==> flow/design.v (excerpt) <==
module gioco(
	i_ani_stb,														 
	i_clk,															 
	i_rst,															 
	i_animate,														 
	i_dx, 															 
	i_sx,																 
	i_start,															 
	o_x1_pal, o_x2_pal,											 
	o_y1_pal, o_y2_pal,
	o_x1_nav, o_x2_nav,											 
	o_y1_nav, o_y2_nav,
	bri1,bri2,bri3,bri4,bri5,bri6,bri7,bri8,bri9,bri10, 
	ok, ko,															 
	ff_life															 
);
input i_ani_stb, i_clk, i_rst, i_animate, i_dx, i_sx, i_start;
output [9:0] o_x1_pal, o_x2_pal, o_y1_pal, o_y2_pal, o_x1_nav, o_x2_nav, o_y1_nav, o_y2_nav;
output reg bri1,bri2,bri3,bri4,bri5,bri6,bri7,bri8,bri9,bri10;
output reg ok,ko;												
output [1:0] ff_life;
wire ff_bri1, ff_bri2, ff_bri3, ff_bri4,ff_bri5, ff_bri6, ff_bri7, ff_bri8,ff_bri9, ff_bri10;
wire [9:0] ff_x_nav,ff_y_nav,ff_x_pal,ff_y_pal;	
wire ff_x_dirpal,ff_y_dirpal;							
wire [3:0] ff_brick;
wire [1:0] ff_red1,ff_red2,ff_red3,ff_red4;
wire [1:0] ff_blue5,ff_blue6,ff_blue7;
parameter H_SIZE_BRI = 10'd 32;					 
parameter L_SIZE_BRI = 10'd 10; 					 
parameter H_SIZE_NAV = 10'd 32; 					 
parameter L_SIZE_NAV = 10'd 3;  					 
parameter IX_NAV = 10'd 320;						 
parameter IY_NAV = 10'd 470;						 
  ...
Size in the first run: roughly 77 flip-flops, about 100 I/O pins.
Settings: LEC_CHECK=0, CAP_MARGIN=20, CORE_MARGIN=2, CORE_UTILIZATION=71, CTS_CLUSTER_DIAMETER=205, CTS_CLUSTER_SIZE=40, SLEW_MARGIN=20; clock period 16.9 ns.
run.sh (not shown) runs the stock make flow with config.mk's settings and CLKGATE_MAP_FILE=.
The starting point died in 5_1_grt.
Next try:
--- a/flow/config.mk
+++ b/flow/config.mk
@@ -9,5 +9,3 @@
 export CORE_MARGIN = 2
-export CORE_UTILIZATION = 71
-export CTS_CLUSTER_DIAMETER = 205
-export CTS_CLUSTER_SIZE = 40
+export CORE_UTILIZATION = 9
 export SLEW_MARGIN = 20
==> flow/constraint.sdc (replaced) <==
create_clock -name core_clock -period 30.7 [get_ports {i_clk}]
set_input_delay 6.1400 -clock core_clock [delete_from_list [all_inputs] [get_ports {i_clk}]]
set_output_delay 6.1400 -clock core_clock [all_outputs]
set_load 0.01 [all_outputs]
With this change the flow finished clean; area after synthesis is unchanged; synthesized cell count is unchanged; die size rose to 7.6 times its value.
Next try:
--- a/flow/config.mk
+++ b/flow/config.mk
@@ -9,3 +9,3 @@
 export CORE_MARGIN = 2
-export CORE_UTILIZATION = 9
+export CORE_UTILIZATION = 40
 export SLEW_MARGIN = 20
==> flow/constraint.sdc (replaced) <==
create_clock -name core_clock -period 24.0 [get_ports {i_clk}]
set_input_delay 4.8000 -clock core_clock [delete_from_list [all_inputs] [get_ports {i_clk}]]
set_output_delay 4.8000 -clock core_clock [all_outputs]
set_load 0.01 [all_outputs]
- The new run passed the timing, design-rule and antenna checks
- via count went down slightly
- total power went up by a quarter to a third
- setup slack got worse by 6300 ps
- global-route usage went up by 24 points


gioco again, from the RTL that the note above started with.
// gioco
module gioco(
	i_ani_stb,														 
	i_clk,															 
	i_rst,															 
	i_animate,														 
	i_dx, 															 
	i_sx,																 
	i_start,															 
	o_x1_pal, o_x2_pal,											 
	o_y1_pal, o_y2_pal,
	o_x1_nav, o_x2_nav,											 
	o_y1_nav, o_y2_nav,
	bri1,bri2,bri3,bri4,bri5,bri6,bri7,bri8,bri9,bri10, 
	ok, ko,															 
	ff_life															 
);
clock: 16.5 ns
lec_check: 0
abc_area: 1
cap_margin: 35
core_margin: 2
core_utilization: 72
cts_cluster_diameter: 228
cts_cluster_size: 73
min_routing_layer: met1
slew_margin: 20
The starting point never finished: it broke off in global routing (5_1_grt) on GRT-0232.
Rerun with:
- ABC_AREA: 1 -> unset
- CAP_MARGIN: 35 -> 20
- CORE_UTILIZATION: 72 -> 58
- CTS_CLUSTER_DIAMETER: 228 -> unset
- CTS_CLUSTER_SIZE: 73 -> unset
- MIN_ROUTING_LAYER: met1 -> unset
- clock period: 16.5 -> 14.8 ns (I/O delays scaled with it)
Effect: Now the flow finished but fails on negative setup slack. Area after synthesis fell by a few percent. Die size grows by about a fifth. Synthesized cell count decreases by a quarter to a third.
Rerun with:
- ABC_AREA: unset -> 1
- CORE_UTILIZATION: 58 -> 54
- CTS_CLUSTER_SIZE: unset -> 98
- clock period: 14.8 -> 17.0 ns (I/O delays scaled with it)
After rerunning: Now the flow completed without violations; via count grows by a few percent; final cell count is higher by about a fifth; synthesized cell count goes up by a quarter to a third.


run 1:
Starting RTL as in the previous note.
==> flow/config.mk <==
export PLATFORM = sky130hd
export DESIGN_NAME = gioco
export DESIGN_NICKNAME = gioco
export VERILOG_FILES = /design/flow/design.v
export SDC_FILE = /design/flow/constraint.sdc
export NUM_CORES = 4
export LEC_CHECK = 0
export ABC_AREA = 1
export CAP_MARGIN = 35
export CORE_MARGIN = 2
export CORE_UTILIZATION = 72
export CTS_CLUSTER_DIAMETER = 366
export CTS_CLUSTER_SIZE = 10
export GPL_ROUTABILITY_DRIVEN = 0
export PLACE_DENSITY = 0.42
export SLEW_MARGIN = 20
export TNS_END_PERCENT = 10
==> flow/constraint.sdc <==
create_clock -name core_clock -period 13.0 [get_ports {i_clk}]
set_input_delay 2.6000 -clock core_clock [delete_from_list [all_inputs] [get_ports {i_clk}]]
set_output_delay 2.6000 -clock core_clock [all_outputs]
set_load 0.01 [all_outputs]
detailed placement (3_5_place_dp): run 1 exited with error
Input changes introduced in run 2 (baseline for comparison: run 1):
- a change of CTS_CLUSTER_DIAMETER from 366 to 49
- a deleted GPL_ROUTABILITY_DRIVEN that had been 0
- a change of CTS_CLUSTER_SIZE from 10 to 73
- an added MIN_ROUTING_LAYER of met1
- a deleted TNS_END_PERCENT that had been 10
- a change of PLACE_DENSITY from 0.42 to 0.64
- a change of the clock period (ns, I/O delays scaled along) from 13.0 to 16.5
Of run 2 and run 1, none finishes clean.
Run 1 never completed; the flow aborted with a tool error in detailed placement (3_5_place_dp).
Re area of the core: no difference whatsoever between run 2 and run 1.
In terms of area fraction in and, or, nand and nor cells after synthesis, run 2 and run 1 differ only marginally.
Re register bit total from synthesis: no difference whatsoever between run 1 and run 2.
As far as synthesized cell count goes, run 1 and run 2 are indistinguishable; the numbers are identical.
Chip footprint of run 1 is on par with run 2.
Number of standard cells reported by yosys: run 2 vs run 1 identical
The following lists how run 3 was set up differently from run 2:
- ABC_AREA: 1 -> unset
- PLACE_DENSITY: 0.64 -> unset
- CORE_UTILIZATION: 72 -> 58
- CTS_CLUSTER_SIZE: 73 -> unset
- CAP_MARGIN: 35 -> 20
- CTS_CLUSTER_DIAMETER: 49 -> unset
- MIN_ROUTING_LAYER: met1 -> unset
- the clock period (ns, I/O delays scaled along): 16.5 -> 12.0
[summary]
Compared with run 2, in run 3 detailed placer's ending HPWL saw an increase; die size grew by about 17%. Count of buffers from port buffering delta (run 2 -> run 3): insignificant. Looking at synthesized netlist cell count across run 2 and run 3, the one that comes out higher is run 2. What the final checks of run 3 revealed, after a flow that finished every stage, was a layout that fails on setup timing. Compared with run 2, run 3 shows cell area after technology mapping that has gone down by a few percent. Row worst setup slack before clock tree synthesis: run 3 lower / run 2 higher.
Power is estimated from default activity; no workload was simulated.
